==> trial 48 <==
==> flow/design.v (excerpt) <==
module top(clk, rst, start,i, socin1
  ,socin2
  ,socin3
  ,socin4,
  socout1
  ,socout2
  ,socout3
  ,socout4
  ,outReady);
==> flow/config.mk <==
export PLATFORM = sky130hd
export DESIGN_NAME = top
export DESIGN_NICKNAME = top
export VERILOG_FILES = /design/flow/design.v
export SDC_FILE = /design/flow/constraint.sdc
export NUM_CORES = 4
export LEC_CHECK = 0
export ABC_AREA = 1
export CAP_MARGIN = 20
export CORE_MARGIN = 2
export CORE_UTILIZATION = 72
export CTS_CLUSTER_DIAMETER = 188
export CTS_CLUSTER_SIZE = 14
export PLACE_DENSITY_LB_ADDON = 0.2
export SLEW_MARGIN = 20
==> flow/constraint.sdc <==
create_clock -name core_clock -period 2.93 [get_ports {clk}]
set_input_delay 0.5860 -clock core_clock [delete_from_list [all_inputs] [get_ports {clk}]]
set_output_delay 0.5860 -clock core_clock [all_outputs]
set_load 0.01 [all_outputs]
run.sh (not shown) runs the stock make flow with config.mk's settings and CLKGATE_MAP_FILE=.
==> trial 32 (differences from trial 48) <==
==> flow/config.mk (replaced) <==
export PLATFORM = sky130hd
export DESIGN_NAME = top
export DESIGN_NICKNAME = top
export VERILOG_FILES = /design/flow/design.v
export SDC_FILE = /design/flow/constraint.sdc
export NUM_CORES = 4
export LEC_CHECK = 0
export CAP_MARGIN = 20
export CORE_MARGIN = 3
export CORE_UTILIZATION = 45
export GPL_ROUTABILITY_DRIVEN = 0
export MAX_ROUTING_LAYER = met5
export PLACE_DENSITY = 0.73
export SETUP_SLACK_MARGIN = 0.97
export SLEW_MARGIN = 20
export TNS_END_PERCENT = 75
==> flow/constraint.sdc (replaced) <==
create_clock -name core_clock -period 5.59 [get_ports {clk}]
set_input_delay 1.1180 -clock core_clock [delete_from_list [all_inputs] [get_ports {clk}]]
set_output_delay 1.1180 -clock core_clock [all_outputs]
set_load 0.01 [all_outputs]
==> build 63 (differences from trial 48) <==
--- a/flow/config.mk
+++ b/flow/config.mk
@@ -10,6 +10,6 @@
 export CORE_MARGIN = 2
 export CORE_UTILIZATION = 72
-export CTS_CLUSTER_DIAMETER = 188
-export CTS_CLUSTER_SIZE = 14
-export PLACE_DENSITY_LB_ADDON = 0.2
+export CTS_CLUSTER_SIZE = 24
+export PLACE_DENSITY_LB_ADDON = 0.17
+export SETUP_SLACK_MARGIN = 0.45
 export SLEW_MARGIN = 20
==> flow/constraint.sdc (replaced) <==
create_clock -name core_clock -period 3.89 [get_ports {clk}]
set_input_delay 0.7780 -clock core_clock [delete_from_list [all_inputs] [get_ports {clk}]]
set_output_delay 0.7780 -clock core_clock [all_outputs]
set_load 0.01 [all_outputs]
==> out/qor.log <==
INFO  sta            timing.clock.skew=0.0290ns
INFO  drt            drt-wirelength-per-cell=17.2um
INFO  sta            timing.final.setup_violations=11
INFO  cells_and_area logic_area=10300um^2
INFO  run_status     outcome=failed layout checks
INFO  job            warning_count=55
INFO  sta            postLayoutSetupSlackWorst=-1.19ns
INFO  cts            h-tree-depth=1
INFO  run_status     violations=setup timing
INFO  setup_path     reg2reg_to=z1.A6.M[11]$_DFFE_PN_
the above is filed under trial 48

==> out/qor.log <==
INFO  cts            h-tree-depth=2
INFO  cells_and_area non_clock_buffer_area_share=4.63%
INFO  run_status     violations=setup timing
INFO  run_status     outcome=failed layout checks
INFO  setup_path     reg2reg_to=z1.A6.M[11]$_DFFE_PN_
INFO  job            warning_count=55
INFO  grt            largest_net_degree_at_the_start_of_global_routing=62
INFO  sta            timing.final.setup_violations=5
INFO  cells_and_area logic_area=10200um^2
INFO  sta            timing.clock.skew=0.0145ns
INFO  sta            postLayoutSetupSlackWorst=-0.199ns
the above is filed under build 63

==> out/qor.log <==
INFO  sta            hold_violations=0
INFO  cells_and_area logic_area=9970um^2
INFO  cells_and_area fin_nets=2197
INFO  setup_path     reg2reg_to=z1.A6.M[12]$_DFFE_PN_
INFO  run_status     outcome=timing/DRC/antenna clean
INFO  min_path       holdCritPathClass=reg -> reg
INFO  sta            postLayoutSetupSlackWorst=0.921ns
INFO  cells_and_area fillCellCount=3850
INFO  sta            timing.clock.skew=0.0188ns
INFO  drt            drt-wirelength-per-cell=16.8um
INFO  drt            ant_nets=0
INFO  job            warning_count=54
INFO  cts            h-tree-depth=2
INFO  sta            timing.final.setup_violations=0
INFO  yosys          synth.lib_cells_used.distinct=85
the above is filed under trial 32


* * *

==> inputs of v35 <==
==> flow/design.v <==
module top(clk, rst, start,i, socin1
  ,socin2
  ,socin3
  ,socin4,
  socout1
  ,socout2
  ,socout3
  ,socout4
  ,outReady);
  input i;
  input start;
  input clk;
  input rst;
  input socin1;
  input socin2;
  input socin3;
  input socin4;
  output socout1;
  output socout2;
  output socout3;
  output socout4;
  output outReady;
wire loadOut1
  ,loadOut2
  ,loadOut3
  ,loadOut4
  ,shft
  ,clrCount1
  ,loadDivide1
  ,loadDivide2
  ,loadMultiply
  ,divideDone1
  ,divideDone2
  ,multiplyDone
  ,ngtv
  ,loaded
  ,outDone;
  wire [1:0] sel2;
  CONTROLPATH z0 (
   loadOut1
  ,loadOut2
  ,loadOut3
  ,loadOut4
  ,shft
  ,clrCount1
  ,sel2
  ,loadDivide1
  ,loadDivide2
  ,loadMultiply
  ,divideDone1
  ,divideDone2
  ,multiplyDone
  ,ngtv
  ,loaded
  ,start
  ,clk
  ,rst
  ,outDone
);
 DATAPATH z1 (
   i
  ,clk
  ,rst
  ,socin1
  ,socin2
  ,socin3
  ,socin4
  ,shft
  ,loadOut1
  ,loadOut2
  ,loadOut3
  ,loadOut4
  ,clrCount1
  ,sel2
  ,loadDivide1
  ,loadDivide2
  ,loadMultiply
  ,socout1
  ,socout2
  ,socout3
  ,socout4
  ,divideDone1
  ,divideDone2
  ,multiplyDone
  ,outDone
  ,outReady
  ,loaded
  ,ngtv
);
endmodule
module CONTROLPATH(
   loadOut1
  ,loadOut2
  ,loadOut3
  ,loadOut4
  ,shft
  ,clrCount1
  ,sel2
  ,loadDivide1
  ,loadDivide2
  ,loadMultiply
  ,divideDone1
  ,divideDone2
  ,multiplyDone
  ,ngtv
  ,loaded
  ,start
  ,clk
  ,rst
  ,outDone
);
  input clk;
  input rst;
  input divideDone1;
  input divideDone2;
  input loaded;
  input multiplyDone;
  input ngtv;
  input start;
  input outDone;
  output reg loadOut1;
  output reg loadOut2;
  output reg loadOut3;
  output reg loadOut4;
  output reg clrCount1;
  output reg [1:0] sel2;
  output reg shft;
  output reg loadDivide1;
  output reg loadDivide2;
  output reg loadMultiply;
  reg [4:0] state;
  parameter S0=5'b00000,S1=5'b00001,S2=5'b00010,S3=5'b00011,S4=5'b00100,S5=5'b00101,S6=5'b00110,S7=5'b00111,S8=5'b01000,S9=5'b01001, S10=5'b01010,S11=5'b01011,S12=5'b01100,S13=5'b01101,S14=5'b01110,S15=5'b01111,S16=5'b10000,S17=5'b10001,S18=5'b10010,S19=5'b10011, S20=5'b10100,S21=5'b10101,S22=5'b10110,S23=5'b10111,S24=5'b11000,S25=5'b11001;
  always@(posedge clk)
    if(rst) state <= S0;
    else
    case(state)
      S0: if(start == 1) state <= S1;
      S1: state <= S2;  
      S2: if(loaded) begin if(!ngtv) state <= S3; else state <= S24; end  
      S3: state <= S4;  
      S4: if(divideDone2) state <= S5;  
      S5: state <= S6;  
      S6: if(multiplyDone) state <= S7;  
      S7: state <= S8;  
      S8: state <= S9;  
      S9: if(divideDone2) state <= S10;  
      S10: state <= S11;  
      S11: if(multiplyDone) state <= S12;  
      S12: state <= S13;  
      S13: state <= S14;  
      S14: if(divideDone2) state <= S15;  
      S15: state <= S16;  
      S16: if(multiplyDone) state <= S17;  
      S17: state <= S18;  
      S18: state <= S19;  
      S19: if(divideDone2) state <= S20;  
      S20: state <= S21;  
      S21: if(multiplyDone) state <= S22;  
      S22: state <= S23;  
      S23: if(outDone) state <= S0;
      S24: state <= S25;  
      S25: if(divideDone1) state <= S3;
  default: state <= S0;
    endcase
  always@(*)
    begin
      clrCount1    = (state==S1);
      loadDivide2  = (state==S3)|(state==S8)|(state==S13)|(state==S18);
      loadMultiply = (state==S5)|(state==S10)|(state==S15)|(state==S20);
      loadOut1     = (state==S7);
      loadOut2     = (state==S12);
      loadOut3     = (state==S17);
      loadOut4     = (state==S22);
      shft         = (state==S23);
      loadDivide1  = (state==S24);
      if(state>=S8 && state<=S12) sel2 = 2'd1;
      else if(state>=S13 && state<=S17) sel2 = 2'd2;
      else if(state>=S18 && state<=S23) sel2 = 2'd3;
      else sel2 = 2'd0;
    end
endmodule
module DATAPATH(
   i
  ,clk
  ,rst
  ,socin1
  ,socin2
  ,socin3
  ,socin4
  ,shft
  ,loadOut1
  ,loadOut2
  ,loadOut3
  ,loadOut4
  ,clrCount1
  ,sel2
  ,loadDivide1
  ,loadDivide2
  ,loadMultiply
  ,socout1
  ,socout2
  ,socout3
  ,socout4
  ,divideDone1
  ,divideDone2
  ,multiplyDone
  ,outDone
  ,outReady
  ,loaded
  ,ngtv
);
  input i;
  input clk;
  input rst;
  input socin1;
  input socin2;
  input socin3;
  input socin4;
  input loadOut1;
  input loadOut2;
  input loadOut3;
  input loadOut4;
  input shft;
  input clrCount1;
  input loadMultiply;
  input loadDivide1;
  input loadDivide2;
  input [1:0] sel2;
  output socout1;
  output ngtv;
  output loaded;
  output socout2;
  output socout3;
  output socout4;
  output divideDone1;
  output divideDone2;
  output outDone;
  output outReady;
  output multiplyDone;
  wire ld1;
  wire ld2;
  wire [12:0] current;
  wire [9:0] soc1;
  wire [9:0] soc2;
  wire [9:0] soc3;
  wire [9:0] soc4;
  wire [3:0] count;
  wire [10:0] soc_1;
  wire [10:0] soc_2;
  wire [10:0] soc_3;
  wire [10:0] soc_4;
  wire [43:0] mux_out;
  wire [12:0] sum_out;
  wire [25:0] multiplyOut;
  wire outDone1;
  wire outDone2;
  wire outDone3;
  wire outDone4;
  wire outReady1;
  wire outReady2;
  wire outReady3;
  wire outReady4;
  assign outReady = outReady1&outReady2&outReady3&outReady4;
  assign outDone  = outDone1&outDone2&outDone3&outDone4;
  assign loaded = !ld1;
  wire sel;
  assign sel = current[12];
  assign ngtv = current[12];
  wire [12:0] divideOut;
  wire [12:0] divideIn;
  wire divideDone11;
  wire divideDone12;
  wire divideDone13;
  wire divideDone14;
  wire s1;
  wire s2;
  wire s3;
  wire s4;
  wire [10:0] soc_11;
  wire [10:0] soc_22;
  wire [10:0] soc_33;
  wire [10:0] soc_44;
  assign s1 = |{1'b0,soc1};
  assign s2 = |{1'b0,soc2};
  assign s3 = |{1'b0,soc3};
  assign s4 = |{1'b0,soc4};
  assign divideDone1 = divideDone11&divideDone12&divideDone13&divideDone14;
  SIPO13     S1(current,i,clk,ld1);
  SIPO10     S2(soc1,socin1,clk,ld2);
  SIPO10     S3(soc2,socin2,clk,ld2);
  SIPO10     S4(soc3,socin3,clk,ld2);
  SIPO10     S5(soc4,socin4,clk,ld2);
  COUNTER1   A1(count,clk,clrCount1,rst);
  COMPARATOR C1(count,ld1,ld2);
  DIVIDER1    A2(soc_1,divideDone11,10'd1,soc1,loadDivide1,clk);
  DIVIDER1    A3(soc_2,divideDone12,10'd1,soc2,loadDivide1,clk);
  DIVIDER1    A4(soc_3,divideDone13,10'd1,soc3,loadDivide1,clk);
  DIVIDER1    A5(soc_4,divideDone14,10'd1,soc4,loadDivide1,clk);
  DIVIDER2    A6(divideIn,sum_out,divideOut,loadDivide2,clk,divideDone2);
  MUX1       M1({1'b0,soc1},{1'b0,soc2},{1'b0,soc3},{1'b0,soc4},soc_11,soc_22,soc_33,soc_44,mux_out,sel);
  MUX2       M2(mux_out[43:33],mux_out[32:22],mux_out[21:11],mux_out[10:0],divideIn[10:0],sel2);
  assign divideIn[12:11] = 2'b00;
  MUX3       M3(11'b0,soc_1,s1,soc_11);
  MUX3       M4(11'b0,soc_2,s2,soc_22);
  MUX3       M5(11'b0,soc_3,s3,soc_33);
  MUX3       M6(11'b0,soc_4,s4,soc_44);
  ADDER      W1(mux_out[43:33],mux_out[32:22],mux_out[21:11],mux_out[10:0],sum_out);
  BOOTH      B1(current,{1'b0,divideOut[12:1]},multiplyOut,loadMultiply,clk,multiplyDone);
  PISO       P1(multiplyOut[23:11],socout1,clk,rst,loadOut1,outDone1,outReady1,shft);
  PISO       P2(multiplyOut[23:11],socout2,clk,rst,loadOut2,outDone2,outReady2,shft);
  PISO       P3(multiplyOut[23:11],socout3,clk,rst,loadOut3,outDone3,outReady3,shft);
  PISO       P4(multiplyOut[23:11],socout4,clk,rst,loadOut4,outDone4,outReady4,shft);
endmodule
module SIPO13(d_out,d_in,clk,en);
  input d_in,clk,en;
  output [12:0] d_out;
  reg [12:0] out;
  assign d_out = out;
  always@(posedge clk)
    if(en)
    begin
      out[12] <= d_in;
      out[11:0] <= out[12:1];
    end
endmodule
module SIPO10(d_out,d_in,clk,en);  
  input d_in,clk,en;
  output [9:0] d_out;
  reg [9:0] out;
  assign d_out = out;
  always@(posedge clk)
    if(en)
    begin
      out[9] <= d_in;
      out[8:0] <= out[9:1];
    end
endmodule
module COUNTER1(d_out,clk,clr,rst);
  input clk,clr,rst;
  output reg [3:0] d_out;
  always@(posedge clk)
    begin
      if(rst)
        d_out <= 13;
      else if(clr)
        d_out <= 0;
      else if(d_out < 13)
        d_out <= d_out + 1;
    end
endmodule
module COMPARATOR(din,ld1,ld2);
  input [3:0] din;
  output ld1,ld2;
  assign ld1 = din<13;
  assign ld2 = din<10;
endmodule
module DIVIDER1(d_out,divideDone,numerator,denominator,load,clk);
  input [9:0] numerator,denominator;
  input load,clk;
  output divideDone;
  output [10:0] d_out;  
  reg [3:0] count;  
  reg [10:0] A;  
  reg [10:0] Q; 
  reg [9:0] M;  
  wire [10:0]AM;
  assign AM = A-M;
  assign d_out = Q;
  assign divideDone = (count==10);
  always@(posedge clk)
    begin
      if(load==1)
        begin
          count <= 0;
          A <= {1'b0,numerator};
          M <= denominator;
          Q <= 0;
        end
      else if(count < 11)
        begin
          count <= count +1 ;
          if(A<M)
            begin 
             Q <= Q << 1;
             A <= A << 1;
            end
          else
            begin
              Q <= {Q[9:0],1'b1};
              A <= {AM[9:0],1'b0};
            end
        end
    end
endmodule
module DIVIDER2(numerator,denominator,d_out,load,clk,divideDone);
  input [12:0] numerator,denominator;
  input load,clk;
  output [12:0] d_out;
  output divideDone;
  reg [12:0] Q;
  reg[13:0] A;
  reg [12:0] M;
  reg [3:0] count;
  wire [13:0] AM;
  assign AM = A-M;
  assign d_out = Q;
  assign divideDone = (count==13);
  always@(posedge clk)
    begin
      if(load)
        begin
          count <= 0;
          Q <= 0;
          M <= denominator;
          A <= {1'b0,numerator};
        end
      else if(count < 13)
        begin
          count <= count+1;
          if(A < M)
            begin
              Q <= Q << 1;
              A <= A << 1;
            end
          else 
            begin
              A <= {AM[12:0],1'b0};
              Q <= {Q[12:0],1'b1};
            end
         end
    end
endmodule
module ADDER(in1,in2,in3,in4,out);
  input [10:0] in1;
  input [10:0] in2;
  input [10:0] in3;
  input [10:0] in4;
  output reg [12:0] out;
  always@(*)
    out = {2'b00,in1}+{2'b00,in2}+{2'b00,in3}+{2'b00,in4};
endmodule
module MUX1(in1,in2,in3,in4,in5,in6,in7,in8,out,sel);
  input [10:0] in1;
  input [10:0] in2;
  input [10:0] in3;
  input [10:0] in4;
  input [10:0] in5;
  input [10:0] in6;
  input [10:0] in7;
  input [10:0] in8;
  input sel;
  output reg [43:0] out;
  always@(*)
    out = sel ? {in5,in6,in7,in8}:{in1,in2,in3,in4};
endmodule
module MUX2(in1,in2,in3,in4,out,sel);
  input [10:0] in1;
  input [10:0] in2;
  input [10:0] in3;
  input [10:0] in4;
  input [1:0] sel;
  output reg [10:0] out;
  always@(*)
    case(sel)
      2'b00: out[10:0] = in1[10:0];
      2'b01: out[10:0] = in2[10:0];
      2'b10: out[10:0] = in3[10:0];
      2'b11: out[10:0] = in4[10:0];
    endcase
endmodule
module MUX3(in1,in2,sel,out);
  input [10:0] in1;
  input [10:0] in2;
  input sel;
  output reg [10:0] out;
  always@(*)
    out = sel ? in2:in1;
endmodule
module BOOTH(in1,in2,out,load,clk,done);
  input [12:0] in1,in2;
  input clk,load;
  output [25:0] out;
  output done;
  reg [12:0] A;
  reg [12:0] Q;
  reg [12:0] M;
  wire [13:0] AM1;
  wire [13:0] AM2;
  assign AM1 = {A[12],A}+{M[12],M};
  assign AM2 = {A[12],A}-{M[12],M};
  assign out = {A,Q};
  reg [3:0] count;
  reg Q_1;
  assign done = (count==13);
  always@(posedge clk)
    begin
      if(load)
        begin
          count <= 0;
          A <= 0;
          M <= in1;
          Q <= in2;
          Q_1 <= 0;
        end
      else if(count < 13)
        begin
          count <= count + 1;
          if(in2 == 4096)
            begin
            A<= 0;
          	Q <= in1;
            end
          else if({Q[0],Q_1} == 2'b00 | {Q[0],Q_1} == 2'b11)
             begin
               A <= {A[12],A[12:1]};
               Q <= {A[0],Q[12:1]};
               Q_1 <= Q[0];
             end
          else if({Q[0],Q_1} == 2'b01)
            begin
              A <= AM1[13:1];
              Q <= {AM1[0],Q[12:1]};
              Q_1 <= Q[0];
            end
          else
            begin
              A <= AM2[13:1];
              Q <= {AM2[0],Q[12:1]};
              Q_1 <= Q[0];
            end
        end 
    end
endmodule
module PISO(d_in,d_out,clk,rst,load,done,ready,shft);
  input [12:0] d_in;
  input clk;
  input rst;
  input load;
  input shft;
  output d_out;
  output done;
  output ready;
  reg [12:0] out;
  reg [4:0] count;
  assign d_out = out[0];
  assign done = count==13;
  assign ready = !done;
  always@(posedge clk)
    begin
      if(rst)
        count <= 13;
      else if(load)
        begin
          out <= d_in;
          count <= 1;
        end
      else if(count < 13 & shft)
        begin
        count <= count+1;
          out <= out >>1;
        end
    end
endmodule
==> flow/run.sh <==
#!/bin/bash
# the make line also repeats each setting of config.mk as NAME=value (left out here)
make -C /OpenROAD-flow-scripts/flow DESIGN_CONFIG=/design/flow/config.mk WORK_HOME=/design/flow/orfs CLKGATE_MAP_FILE= finish
==> flow/config.mk <==
export PLATFORM = sky130hd
export DESIGN_NAME = top
export DESIGN_NICKNAME = top
export VERILOG_FILES = /design/flow/design.v
export SDC_FILE = /design/flow/constraint.sdc
export NUM_CORES = 4
export LEC_CHECK = 0
export ABC_AREA = 0
export CAP_MARGIN = 20
export CORE_MARGIN = 2
export CORE_UTILIZATION = 72
export CTS_CLUSTER_DIAMETER = 357
export CTS_CLUSTER_SIZE = 24
export PLACE_DENSITY = 0.95
export SETUP_SLACK_MARGIN = -0.26
export SLEW_MARGIN = 20
==> flow/constraint.sdc <==
create_clock -name core_clock -period 3.82 [get_ports {clk}]
set_input_delay 0.7640 -clock core_clock [delete_from_list [all_inputs] [get_ports {clk}]]
set_output_delay 0.7640 -clock core_clock [all_outputs]
set_load 0.01 [all_outputs]
==> inputs of v36, as changes to v35 <==
==> flow/config.mk (replaced) <==
export PLATFORM = sky130hd
export DESIGN_NAME = top
export DESIGN_NICKNAME = top
export VERILOG_FILES = /design/flow/design.v
export SDC_FILE = /design/flow/constraint.sdc
export NUM_CORES = 4
export LEC_CHECK = 0
export CAP_MARGIN = 20
export CORE_MARGIN = 2
export CORE_UTILIZATION = 72
export PLACE_DENSITY = 0.4
export SLEW_MARGIN = 20
==> flow/constraint.sdc (replaced) <==
create_clock -name core_clock -period 2.67 [get_ports {clk}]
set_input_delay 0.5340 -clock core_clock [delete_from_list [all_inputs] [get_ports {clk}]]
set_output_delay 0.5340 -clock core_clock [all_outputs]
set_load 0.01 [all_outputs]
==> inputs of v20, as changes to v35 <==
==> flow/config.mk (replaced) <==
export PLATFORM = sky130hd
export DESIGN_NAME = top
export DESIGN_NICKNAME = top
export VERILOG_FILES = /design/flow/design.v
export SDC_FILE = /design/flow/constraint.sdc
export NUM_CORES = 4
export LEC_CHECK = 0
export ABC_AREA = 1
export CAP_MARGIN = 20
export CORE_MARGIN = 2
export CORE_UTILIZATION = 72
export CTS_CLUSTER_DIAMETER = 358
export CTS_CLUSTER_SIZE = 26
export PLACE_DENSITY_LB_ADDON = 0.2
export SETUP_SLACK_MARGIN = 0.71
export SLEW_MARGIN = 20
==> flow/constraint.sdc (replaced) <==
create_clock -name core_clock -period 2.67 [get_ports {clk}]
set_input_delay 0.5340 -clock core_clock [delete_from_list [all_inputs] [get_ports {clk}]]
set_output_delay 0.5340 -clock core_clock [all_outputs]
set_load 0.01 [all_outputs]
==> job_summary.md <==
## PnR job results

| Metric | Value |
|---|---|
| Final setup margin | -1.77 ns |
| Non-CTS inverters | 156 |
| Mapped Cells | 2021 |
| Final setup violation count | 13 |
| Status | complete, but fails checks |
| Horiz. Die Dim | 172 µm |
| SO Faults | setup timing |
| DR vias | 17000 |
the above is filed under v36

==> job_summary.md <==
## PnR job results

| Metric | Value |
|---|---|
| Status | complete, but fails checks |
| SO Faults | setup timing |
| Die height | 172 µm |
| Non-CTS inverters | 156 |
| Mapped Cells | 2021 |
| Final Non-Filler Cells | 2490 |
| Final setup violation count | 8 |
| Worst-path fanout max | 4 |
| Buffers outside the clock class | 137 |
| DR vias | 17200 |
| Async set-reset flop share out of synthesis | 0% |
| Final setup margin | -1.11 ns |
| Horiz. Die Dim | 172 µm |
| Hold depth | 0 |
the above is filed under v35

==> job_summary.md <==
## PnR job results

| Metric | Value |
|---|---|
| Top_reg_cell synth | edfxtp_1 |
| Critical Path Start | z1.S3.out[1]$_DFFE_PN_ |
| Status | complete, but fails checks |
| DR vias | 22000 |
| Non-CTS inverters | 355 |
| Slew HR | 49.4% |
| R2R Path Start | z1.S3.out[1]$_DFFE_PN_ |
| CP arrival | 4.59 ns |
| Final setup margin | -1.52 ns |
| SO Faults | setup timing |
| Final setup violation count | 12 |
| H-tree depth | 1 |
the above is filed under v20

